==> v21 <==
Design top, start of the top module:
module top#(       
    parameter FIFO_DEPTH = 16,
    parameter DATA_WIDTH = 32,
    parameter START_NUMBER = 0    
)(
    input  logic        GCLK,
    input  logic        OTG_RESETN,
    input  logic [DATA_WIDTH-1:0] wdatax,
    input  logic [DATA_WIDTH-1:0] wdatay,
    input  logic        validx,
    input  logic        validy,
    input  logic [DATA_WIDTH-1:0] kx_u,
    input  logic [DATA_WIDTH-1:0] bx_u,
    input  logic [DATA_WIDTH-1:0] kx_c,
    input  logic [DATA_WIDTH-1:0] bx_c,
    input  logic [DATA_WIDTH-1:0] ky_u,
    input  logic [DATA_WIDTH-1:0] by_u,
    input  logic [DATA_WIDTH-1:0] ky_c,
    input  logic [DATA_WIDTH-1:0] by_c,
    output logic        sel_1_0,
    output logic        sel_1_1,
    output logic        sel_2_0,
    output logic        sel_2_1,
    output logic        AS2_r,
    output  logic       wready,
    output logic        JB1,
    output logic        JB2,
    output logic        JB3,
    output logic        JB4,
    output logic        JB7,
    output logic        JB8,
    output logic        JB9,
    output logic        JB10,
    output logic        JA1,
    output logic        JA2,
    output logic        JA3,
    output logic        JA4,
    output logic        JA7,
    output logic        JA8,
    output logic        JA9,
    output logic        JA10,
    output logic        JC1_N,
    output logic        JC1_P,
        input logic        JC2_N,
    output logic        JC2_P,
    output logic        JC3_P
);
==> flow/config.mk <==
export PLATFORM = sky130hd
export DESIGN_NAME = top
export DESIGN_NICKNAME = top
export VERILOG_FILES = /design/flow/design.v
export SDC_FILE = /design/flow/constraint.sdc
export NUM_CORES = 4
export LEC_CHECK = 0
export CAP_MARGIN = 25
export CELL_PAD_IN_SITES_DETAIL_PLACEMENT = 1
export CELL_PAD_IN_SITES_GLOBAL_PLACEMENT = 1
export CORE_ASPECT_RATIO = 0.74
export CORE_MARGIN = 6
export CORE_UTILIZATION = 40
export CTS_CLUSTER_SIZE = 25
export GPL_TIMING_DRIVEN = 1
export MAX_ROUTING_LAYER = met4
export SLEW_MARGIN = 25
export TNS_END_PERCENT = 65
==> flow/constraint.sdc <==
create_clock -name core_clock -period 17.0 [get_ports {GCLK}]
set_input_delay 3.4000 -clock core_clock [delete_from_list [all_inputs] [get_ports {GCLK}]]
set_output_delay 3.4000 -clock core_clock [all_outputs]
set_load 0.01 [all_outputs]
run.sh (not shown) runs the stock make flow with config.mk's settings and CLKGATE_MAP_FILE=.
==> v39 (differences from v21) <==
Settings changed: CAP_MARGIN 25 to 20, CELL_PAD_IN_SITES_DETAIL_PLACEMENT 1 to default, CELL_PAD_IN_SITES_GLOBAL_PLACEMENT 1 to default, CORE_ASPECT_RATIO 0.74 to default, CORE_MARGIN 6 to 2, CORE_UTILIZATION 40 to 44, CTS_CLUSTER_SIZE 25 to default, GPL_TIMING_DRIVEN 1 to default, MAX_ROUTING_LAYER met4 to default, PLACE_DENSITY from default to 0.6, SLEW_MARGIN 25 to 20, TNS_END_PERCENT 65 to default.
==> flow/constraint.sdc (replaced) <==
create_clock -name core_clock -period 5.32 [get_ports {GCLK}]
set_input_delay 1.0640 -clock core_clock [delete_from_list [all_inputs] [get_ports {GCLK}]]
set_output_delay 1.0640 -clock core_clock [all_outputs]
set_load 0.01 [all_outputs]
==> comparison <==
- v21 finished with timing, DRC and antenna clean. v39 completed and failed the layout checks on negative setup slack.
- In v39 the register-to-register slack is lower than in v21, by 10 ns.
- Between v39 and v21, the lower maximum frequency is in v21 (gap 19%, measured against v21).
- In v21 the utilization is lower than in v39, by 8.4 points.
- In v39 the final cell count is larger than in v21, by 3.8%.
- Sequential cell count is the same in v39 and v21.
- Between v21 and v39, the lower clock-buffer cell count is in v21 (gap 5).
- Non-clock buffer count: v21 is lower than v39 (770).
- Of v21 and v39, v39 has the higher first-iteration DRC count (gap 8.2%, measured against v39).
- In v21 the die area is higher than in v39, by 13%.
- Of v21 and v39, v21 has the higher hold slack (gap 0.25 ns).
==> figures <==
| item | v39 | v21 |
|---|---|---|
| Clock buffer and inverter area fraction after layout | 0.03841 | 0.03857 |
| Logic area | 0.06716 mm^2 | 0.06513 mm^2 |
| Growth of design area from synthesis to finish | 20.17% | 10.87% |
| Final worst clock skew | 0.06108 ns | 0.06184 ns |
| WP buf/inv | 5 | 7 |
| Post-layout instance area | 0.1254 mm^2 | 0.1157 mm^2 |
| Wirelength per Cell | 20.75 um | 23.15 um |
| Combinational cell fraction of total power | 0.274 | 0.254 |
| Total Nets Final | 13440 | 12670 |
| Routed vias/inst | 5.252 | 5.316 |
| Worst Reg-to-Reg Cells | 27 | 29 |
| Buffering overhead | 0.09719 | 0.04033 |
| Die Size | 0.2412 mm^2 | 0.2735 mm^2 |
| Total clock network power | 0.0100 W | 0.00304 W |
| Post-CTS setup buffer count | 72 | 0 |
| Crit-path max cell delay | 0.59 ns | 0.80 ns |
| Reported combinational group power | 0.00798 W | 0.00223 W |
| Setup Total Neg Slack | -120.56 ns | 0 ns |
| Half-perimeter wire length after placement | 227200 um | 235200 um |
| Global-route wire length before repair | 466400 um | 504000 um |
| Status | finished with violations | no timing/DRC/antenna violations |
| Reasons for failing layout checks | negative setup slack | - |

==> inputs of v14 <==
==> flow/design.v <==
`timescale 1ns / 1ps
module fixed_point_linear #(
    parameter INTEGER_W = 16,
    parameter FRACTIONAL_W = 16,
    parameter VALUE_OG_WIDTH = INTEGER_W + FRACTIONAL_W,
    parameter K_WIDTH = 32,  
    parameter B_WIDTH = INTEGER_W + FRACTIONAL_W,
    parameter VALUE_OUT_WIDTH = INTEGER_W + FRACTIONAL_W,
    parameter MULT_RESULT_WIDTH = VALUE_OG_WIDTH + K_WIDTH
) (
    input  logic clk,
    input  logic rst_n,
    input  logic signed [VALUE_OG_WIDTH-1:0] value_og,
    input  logic signed [K_WIDTH-1:0] k,
    input  logic signed [B_WIDTH-1:0] b,
    input  logic                      valid_i,
    output logic                      ready_o,
    input  logic                      ready_i,
    output logic                      valid_o,
    output logic signed [VALUE_OUT_WIDTH-1:0] value_out
);
    logic signed [VALUE_OG_WIDTH-1:0] value_og_reg;
    logic signed [K_WIDTH-1:0] k_reg;
    logic signed [B_WIDTH-1:0] b_reg;
    logic signed [MULT_RESULT_WIDTH-1:0] multiplication_reg;
    logic signed [MULT_RESULT_WIDTH-1:0] scaled_mult_reg;
    logic signed [VALUE_OUT_WIDTH-1:0] value_out_reg;
    logic valid_stage1, valid_stage2, valid_stage3, valid_stage4;
    logic signed [MULT_RESULT_WIDTH-1:0] multiplication;
    logic signed [MULT_RESULT_WIDTH-1:0] scaled_mult;
    logic signed [MULT_RESULT_WIDTH-1:0] addition;
    logic signed [VALUE_OUT_WIDTH-1:0] max_positive;
    logic signed [VALUE_OUT_WIDTH-1:0] max_negative;
    assign ready_o = ~valid_stage1 || (valid_stage1 && ready_i);
    always_ff @(posedge clk) begin
        if (!rst_n) begin
            value_og_reg <= '0;
            k_reg <= '0;
            b_reg <= '0;
            valid_stage1 <= 1'b0;
        end else begin
            if (ready_o) begin  
                value_og_reg <= value_og;
                k_reg <= k;
                b_reg <= b;
                valid_stage1 <= valid_i;
            end
        end
    end
    always_ff @(posedge clk) begin
        if (!rst_n) begin
            multiplication_reg <= '0;
            valid_stage2 <= 1'b0;
        end else begin
            if (valid_stage1) begin  
                multiplication_reg <= value_og_reg * k_reg;
                valid_stage2 <= valid_stage1;
            end else begin
                valid_stage2 <= 1'b0;
            end
        end
    end
    assign multiplication = multiplication_reg;
    always_ff @(posedge clk) begin
        if (!rst_n) begin
            scaled_mult_reg <= '0;
            valid_stage3 <= 1'b0;
        end else begin
            if (valid_stage2) begin  
                scaled_mult_reg <= multiplication >>> FRACTIONAL_W;  
                valid_stage3 <= valid_stage2;
            end else begin
                valid_stage3 <= 1'b0;
            end
        end
    end
    assign scaled_mult = scaled_mult_reg;
    always_ff @(posedge clk) begin
        if (!rst_n) begin
            value_out_reg <= '0;
            valid_stage4 <= 1'b0;
        end else begin
            if (valid_stage3) begin  
                addition = scaled_mult + {{(MULT_RESULT_WIDTH-B_WIDTH){b_reg[B_WIDTH-1]}}, b_reg};
                max_positive = (1 << (VALUE_OUT_WIDTH-1)) - 1;   
                max_negative = -(1 << (VALUE_OUT_WIDTH-1));      
                if ($signed(addition) > $signed(max_positive)) begin
                    value_out_reg <= max_positive;
                end else if ($signed(addition) < $signed(1'b0)) begin
                    value_out_reg <= 0;
                end else begin
                    value_out_reg <= addition[VALUE_OUT_WIDTH-1:0];
                end
                valid_stage4 <= valid_stage3;
            end else begin
                valid_stage4 <= 1'b0;
            end
        end
    end
    always_ff @(posedge clk) begin
        if (!rst_n) begin
            valid_o <= 1'b0;
            value_out <= '0;
        end else begin
            if (ready_i) begin  
                valid_o <= valid_stage4;
                value_out <= value_out_reg;
            end
        end
    end
endmodule
`timescale 1ns / 1ps
module fifo #(
    parameter DATA_WIDTH = 32,
    parameter DEPTH = 16,
    parameter START_NUMBER = 0
)(
    input  logic clk,
    input  logic reset_n,
    output  logic [DATA_WIDTH-1:0] s_axis_tdata,
    output  logic s_axis_tvalid,
    input logic s_axis_tready,
    input logic [DATA_WIDTH-1:0] m_axis_tdata,
    input logic m_axis_tvalid,
    output  logic m_axis_tready
);
    logic [DATA_WIDTH-1:0] mem [0:DEPTH-1];
    logic [$clog2(DEPTH)-1:0] wr_ptr;
    logic [$clog2(DEPTH)-1:0] rd_ptr;
    logic [$clog2(DEPTH):0] count;
    logic full, empty;
    assign full = (count == DEPTH);
    assign empty = (count == 0);
    assign m_axis_tready = !full;  
    assign s_axis_tvalid = (!empty);
    always_ff @(posedge clk or negedge reset_n) begin
        if (!reset_n) begin
            wr_ptr <= 0;
            rd_ptr <= 0;
            count <= START_NUMBER;
            s_axis_tdata <= 0;
        end else begin
            if (m_axis_tvalid && m_axis_tready) begin
                mem[wr_ptr] <= m_axis_tdata;
                wr_ptr <= (wr_ptr == DEPTH-1) ? 0 : wr_ptr + 1;
            end
            if (s_axis_tvalid && s_axis_tready ) begin
                s_axis_tdata <= mem[rd_ptr];
                rd_ptr <= (rd_ptr == DEPTH-1) ? 0 : rd_ptr + 1;
            end
            case ({m_axis_tvalid && m_axis_tready, s_axis_tvalid && s_axis_tready})
                2'b01: count <= count - 1;   
                2'b10: count <= count + 1;   
                2'b11: count <= count;       
                default: ;                   
            endcase
        end
    end
endmodule
`timescale 1ns / 1ps
module parallel_DAC #(     
    parameter FIFO_DEPTH = 4,
    parameter DATA_WIDTH = 32,
    parameter START_NUMBER = 4       
)(
    input logic      in_clk,
    input logic      in_reset,
    input logic      in_sdo, 
    input logic [DATA_WIDTH-1:0] in_data,
    input logic      valid, 
    output logic      ready,
    output logic     out_sclk,
    output logic     out_ss,
    output logic     out_sdio,
    output logic     out_busy,
    output logic        sel_1_0,
    output logic        sel_1_1,
    output logic        sel_2_0,
    output logic        sel_2_1,
    output logic        AS2_r,
    output logic [15:0] out_data
);
    logic      in_start;
    logic [5:0] timer;
    logic sclk, sclk_buf;
    logic sdio, ss, busy;
    logic [15:0] dout;
    logic [7:0] counter_data;
    logic [3:0] timer_sclk;
    logic [5:0] timer_delay;
    logic [15:0] data;
    logic sclk_pos; assign sclk_pos = ~sclk_buf & sclk;
    logic sclk_neg; assign sclk_neg = ~sclk & sclk_buf;
    logic     data_went;
    assign data [15:0] = in_data[15:0];
    assign out_sdio = sdio;
    assign out_sclk = sclk;
    assign out_ss = ss;
    assign out_busy = busy;
    logic [2:0] sel_r;
    logic block;
    always_ff @(posedge in_clk or negedge in_reset) begin
        if(!in_reset) begin
            timer_sclk <= 4'd0;
        end else begin
            timer_sclk <= (in_start && (timer_sclk < 4'd5)) ? 
                         timer_sclk + 1 : 4'd0;
        end
    end
    always_ff @(posedge in_clk or negedge in_reset) begin
        if(!in_reset) begin
            in_start <= 'd0;
        end else if (valid && ready ) begin
            in_start <= 1'b1;
        end else if (timer_delay == 6'd30 )
            in_start <= 'd0;
    end
    always_ff @(posedge in_clk or negedge in_reset) begin
        if(!in_reset) begin
            out_data <= 'd0;
        end else if (in_start) begin
            if (timer_delay == 6'd29) begin
                out_data <= data;
            end 
        end
    end
    always_ff @(posedge in_clk or negedge in_reset) begin
        if(!in_reset) begin
            sclk <= 1'b1;
        end else begin
            if(in_start) begin
                if(timer_sclk == 4'd4 && counter_data != 8'd16) 
                    sclk <= ~sclk;
                else if(counter_data == 8'd16) 
                    sclk <= 1'b1;
            end else begin
                sclk <= 1'b1;
            end
        end
    end
    always_ff @(posedge in_clk or negedge in_reset) begin
        if(!in_reset) begin
            sclk_buf <= 1'b1;
        end else begin
            sclk_buf <= sclk;
        end
    end
    always_ff @(posedge in_clk or negedge in_reset) begin
        if(!in_reset) begin
            counter_data <= 8'd0;
        end else begin
            if(in_start) begin
                if(sclk_pos && (counter_data < 8'd16)) 
                    counter_data <= counter_data + 1;
                else if( !in_start)
                    counter_data <= 8'd0;
            end else begin
                counter_data <= 8'd0;
            end
        end
    end
    always_ff @(posedge in_clk or negedge in_reset) begin
        if(!in_reset) begin
            dout <= 16'd0;
            block <= 0;
        end else begin
            if(in_start && !block) begin
                if(counter_data == 8'd0) begin
                    dout <= in_data[31:16];
                end else if((counter_data > 0) && (counter_data < 16) && sclk_neg) begin
                    dout <= {dout[14:0], 1'b0};
                end else if(counter_data == 16)
                 block <= 1'b1;   
            end else if (!in_start) begin
                block <= 1'b0;
            end
        end
    end
        always_comb begin
        if(!in_reset) begin
            ready <= 1'b0;
        end else begin
            if (valid && !in_start) begin
                ready <= 1'b1;
            end else  begin
                ready <= 1'b0;
            end
        end
    end
    always_ff @(posedge in_clk or negedge in_reset) begin
        if(!in_reset) begin
            sdio <= 1'b0;
        end else begin
            sdio <= (in_start) ? dout[15] : 1'b0;
        end
    end
    always_ff @(posedge in_clk or negedge in_reset) begin
        if(!in_reset) begin
            timer_delay <= 6'd0;
        end else begin
            if(in_start) begin
                if((counter_data == 8'd16) && (timer_delay < 6'd30)) 
                    timer_delay <= timer_delay + 1;
                else if(counter_data != 8'd16) 
                    timer_delay <= 6'd0;
            end else begin
                timer_delay <= 6'd0;
            end
        end
    end
    always_ff @(posedge in_clk or negedge in_reset) begin
        if(!in_reset) begin
            ss <= 1'b1;
        end else begin
            ss <= (busy) ? 1'b0 : 1'b1;
        end
    end
    always_ff @(posedge in_clk or negedge in_reset) begin
        if(!in_reset) begin
            busy <= 1'b0;
            data_went <= 1'b0; 
        end else begin
            if( in_start) begin
                busy <= (timer_delay != 6'd30);          
                data_went <= (timer_delay == 6'd29); 
            end else begin
                busy <= 1'b0;
            end
        end
    end
     always_ff @(posedge in_clk) begin
    if (!in_reset) begin
        sel_r <= 'b0;
        AS2_r <= 1'b0;
    end else if (data_went) begin
            sel_r<=sel_r + 1'b1;
       end else if(sel_r == 3'b010) begin
            AS2_r <= 1'b1;
        end else if(sel_r == 3'b100) begin
            sel_r <= 'b0;
            AS2_r <= 1'b0;
        end
end
assign sel_1_0 = (sel_r == 3'b001);
assign sel_1_1 = (sel_r == 3'b010);
assign sel_2_0 = (sel_r == 3'b011);
assign sel_2_1 = (sel_r == 3'b100);
endmodule
`timescale 1ns / 1ps
module top#(       
    parameter FIFO_DEPTH = 16,
    parameter DATA_WIDTH = 32,
    parameter START_NUMBER = 0    
)(
    input  logic        GCLK,
    input  logic        OTG_RESETN,
    input  logic [DATA_WIDTH-1:0] wdatax,
    input  logic [DATA_WIDTH-1:0] wdatay,
    input  logic        validx,
    input  logic        validy,
    input  logic [DATA_WIDTH-1:0] kx_u,
    input  logic [DATA_WIDTH-1:0] bx_u,
    input  logic [DATA_WIDTH-1:0] kx_c,
    input  logic [DATA_WIDTH-1:0] bx_c,
    input  logic [DATA_WIDTH-1:0] ky_u,
    input  logic [DATA_WIDTH-1:0] by_u,
    input  logic [DATA_WIDTH-1:0] ky_c,
    input  logic [DATA_WIDTH-1:0] by_c,
    output logic        sel_1_0,
    output logic        sel_1_1,
    output logic        sel_2_0,
    output logic        sel_2_1,
    output logic        AS2_r,
    output  logic       wready,
    output logic        JB1,
    output logic        JB2,
    output logic        JB3,
    output logic        JB4,
    output logic        JB7,
    output logic        JB8,
    output logic        JB9,
    output logic        JB10,
    output logic        JA1,
    output logic        JA2,
    output logic        JA3,
    output logic        JA4,
    output logic        JA7,
    output logic        JA8,
    output logic        JA9,
    output logic        JA10,
    output logic        JC1_N,
    output logic        JC1_P,
        input logic        JC2_N,
    output logic        JC2_P,
    output logic        JC3_P
);
 assign JC1_P = 1'b0;
 logic [31:0]  in_data;
 logic  in_valid;
 logic in_ready;
    logic                  u_ready;
    logic                  u_valid;
    logic [DATA_WIDTH-1:0] u_data;
    logic                  c_ready;
    logic                  c_valid;
    logic [DATA_WIDTH-1:0] c_data;  
    logic [DATA_WIDTH-1:0] k_u;
    logic [DATA_WIDTH-1:0] b_u;
    logic [DATA_WIDTH-1:0] k_c;
    logic [DATA_WIDTH-1:0] b_c;
    logic [DATA_WIDTH-1:0] wdata;
    logic  wvalid;
    logic  store_valid;
    logic  done; 
always_ff @(posedge GCLK or negedge OTG_RESETN) begin
    if (!OTG_RESETN) begin
        store_valid <= 1'b0;
        done<= 1'b0;
    end else begin
        if (validx && validy) begin
            store_valid <= validy;
            done <= validy;
        end else if (!validx && !validy && u_valid) begin
            done <= store_valid;
            store_valid <=1'b0;
        end
    end
end
always_ff @(posedge GCLK or negedge OTG_RESETN) begin
        if (!OTG_RESETN) begin
        wdata <= '0;
        k_u <= '0;
        b_u <= '0;
        k_c <= '0;
        b_c <= '0;
        wvalid <= 1'b0;
    end else if (validx) begin
        wdata <= wdatax;
        k_u <= kx_u;
        b_u <= bx_u;
        wvalid <= validx;
    end else if (u_valid) begin
        if (store_valid) begin
            wdata <= wdatay;
            k_u <= ky_u;
            b_u <= by_u;
            k_c <= kx_c;
            b_c <= bx_c;
            wvalid <= u_valid;
        end else if (done) begin
            k_c <= ky_c;
            b_c <= by_c;
        end
    end else begin
        wdata <= '0;
        wvalid <= 1'b0;
    end
end
parallel_DAC #(
    .FIFO_DEPTH(FIFO_DEPTH),
    .DATA_WIDTH(DATA_WIDTH),
    .START_NUMBER(START_NUMBER)
)dac_inst (
    .in_clk(GCLK),
    .in_reset(OTG_RESETN),
    .in_sdo(JC2_N), 
    .in_data(in_data),
    .out_sclk(JC2_P),
    .out_ss(JC1_N),
    .out_sdio(JC3_P),
    .out_busy(),
    .AS2_r(AS2_r),
    .valid(in_valid), 
    .sel_1_0(sel_1_0),
    .sel_1_1(sel_1_1),
    .sel_2_0(sel_2_0),
    .sel_2_1(sel_2_1),
    .ready(in_ready),
    .out_data({JA1,JA2,JA3,JA4,JA7,JA8,JA9,JA10,JB1,JB2,JB3,JB4,JB7,JB8,JB9,JB10})
);
    fifo #(
        .DATA_WIDTH(DATA_WIDTH),
        .DEPTH(FIFO_DEPTH)
    ) fifo_inst (
        .clk(GCLK),
        .reset_n(OTG_RESETN),
        .s_axis_tdata(in_data),
        .s_axis_tvalid(in_valid),
        .s_axis_tready(in_ready),
        .m_axis_tdata({wdata[31:16],c_data[31:16]}),
        .m_axis_tvalid(c_valid),
        .m_axis_tready(c_ready)
    );
fixed_point_linear mult_u (
    .clk(GCLK),
    .rst_n(OTG_RESETN),
    .value_og({wdata[15:0],16'b0}),
    .k(k_u),
    .b(b_u),
    .valid_i(wvalid),
    .ready_o(wready),
    .ready_i(u_ready),
    .valid_o(u_valid),
    .value_out(u_data)
);
fixed_point_linear mult_code (
    .clk(GCLK),
    .rst_n(OTG_RESETN),
    .value_og(u_data),
    .k(k_c),
    .b(b_c),
    .valid_i(u_valid),
    .ready_o(u_ready),
    .ready_i(c_ready),
    .valid_o(c_valid),
    .value_out(c_data)
);
endmodule
==> flow/run.sh <==
#!/bin/bash
# the make line also repeats each setting of config.mk as NAME=value (left out here)
make -C /OpenROAD-flow-scripts/flow DESIGN_CONFIG=/design/flow/config.mk WORK_HOME=/design/flow/orfs CLKGATE_MAP_FILE= finish
==> flow/config.mk <==
export PLATFORM = sky130hd
export DESIGN_NAME = top
export DESIGN_NICKNAME = top
export VERILOG_FILES = /design/flow/design.v
export SDC_FILE = /design/flow/constraint.sdc
export NUM_CORES = 4
export LEC_CHECK = 0
export CAP_MARGIN = 20
export CORE_MARGIN = 9
export CORE_UTILIZATION = 69
export CTS_CLUSTER_DIAMETER = 375
export GPL_TIMING_DRIVEN = 0
export MAX_ROUTING_LAYER = met5
export PLACE_DENSITY = 0.85
export SETUP_SLACK_MARGIN = 2.99
export SLEW_MARGIN = 0
==> flow/constraint.sdc <==
create_clock -name core_clock -period 16.8 [get_ports {GCLK}]
set_input_delay 3.3600 -clock core_clock [delete_from_list [all_inputs] [get_ports {GCLK}]]
set_output_delay 3.3600 -clock core_clock [all_outputs]
set_load 0.01 [all_outputs]
==> v9: changes against v14 <==
Settings changed: CAP_MARGIN 20 to 5, CORE_MARGIN 9 to 2, CORE_UTILIZATION 69 to 72, CTS_CLUSTER_DIAMETER 375 to 135, GPL_TIMING_DRIVEN 0 to unset, MAX_ROUTING_LAYER met5 to unset, PLACE_DENSITY 0.85 to unset, SETUP_SLACK_MARGIN 2.99 to 1.53, SLEW_MARGIN 0 to 20.
==> flow/constraint.sdc (replaced) <==
create_clock -name core_clock -period 5.29 [get_ports {GCLK}]
set_input_delay 1.0580 -clock core_clock [delete_from_list [all_inputs] [get_ports {GCLK}]]
set_output_delay 1.0580 -clock core_clock [all_outputs]
set_load 0.01 [all_outputs]
==> v35: changes against v14 <==
Settings changed: ABC_AREA set to 0, CAP_MARGIN 20 to 30, CORE_ASPECT_RATIO set to 1.3, CORE_MARGIN 9 to 8, CORE_UTILIZATION 69 to 36, CTS_CLUSTER_DIAMETER 375 to unset, CTS_CLUSTER_SIZE set to 88, GPL_ROUTABILITY_DRIVEN set to 1, GPL_TIMING_DRIVEN 0 to unset, MAX_ROUTING_LAYER met5 to unset, PLACE_DENSITY 0.85 to unset, PLACE_DENSITY_LB_ADDON set to 0.01, SETUP_SLACK_MARGIN 2.99 to 0.35, SLEW_MARGIN 0 to 25, TNS_END_PERCENT set to 5.
==> flow/constraint.sdc (replaced) <==
create_clock -name core_clock -period 9.15 [get_ports {GCLK}]
set_input_delay 1.8300 -clock core_clock [delete_from_list [all_inputs] [get_ports {GCLK}]]
set_output_delay 1.8300 -clock core_clock [all_outputs]
set_load 0.01 [all_outputs]
==> summary.txt <==
Implementation results.

The flow ran to the end and the layout has no timing, DRC or antenna violations. The clock group power is 0.00597 W. In the final layout, the clock buffer count is 229.

The wire length on met3 is 13400 um. Counting the fill cells in the layout gives 28700. Per the power-grid run, VDD falls by no more than 0.000161 V.

Looking at the clock tree report, the H-tree level count equals 4. The overall via count from detail_route is 72800. The first routing iteration left 3955 violations. In this run the most critical hold path is launched from dac_inst.busy$_DFF_PN0_. For this run, global-route usage on met3 was measured as 2.16%.

The initial antenna violation count is 13. Per the timing report, the biggest fanout along the worst path comes to 17. The register share of total power is 39.5%. Per the finish-stage timing summary, setup violations number 0. The wire length on met2 is 166000 um. The area growth from synthesis to layout is 13.0%. The total antenna diodes in the routed design is 3.
the above is filed under v35

==> summary.txt <==
Implementation results.

The flow ran to the end, but the layout failed its checks. The violated checks flagged are setup timing. The largest vdd supply drop is 0.000403 V. The area growth from synthesis to layout is 18.7%.

After layout, the clock buffer instance count stands at 168. The wire length on met3 is 32900 um. The last timing report of the flow puts the setup violation total at 85. Wire segments on met2 add up to 147000 um in the final route. The peak fanout along the critical path is 15. The initial antenna violation count is 4. In the routed netlist, the antenna diode instances number 2. On met3, the global router reports a usage of 7.62%. In the post-route analysis, the smallest setup slack over all paths is -2.65 ns. The detailed router finished its first iteration with 8440 violations.
the above is filed under v9

==> summary.txt <==
Implementation results.

The flow ran to the end and the layout has no timing, DRC or antenna violations. The total antenna diodes in the routed design is 26. The peak fanout along the critical path is 10. The initial antenna violation count is 49. For met3 alone, demand over resource in global routing was 17.1%. Between the synthesized netlist and the finished layout, the area growth was recorded as 11.2%. Endpoints with negative setup slack in the final report add up to 0. The wire length on met3 is 58400 um. Per the CTS log, the maximum H-tree level is 4. The clock group power is 0.00310 W.

In the finished layout, the clock tree contains a buffer count of 188. Per the layout report, the design carries 9722 filler cells. Per report_power, the sequential group accounts for 38.7% of the total. Per the detail_route report, the via count comes to 84100. The met1 layer usage reported by global route is 58.0%. The worst VDD IR drop from the latest analysis is 0.0000999 V.
the above is filed under v14

Power figures rest on the tool's default switching activity, not on a simulated workload.
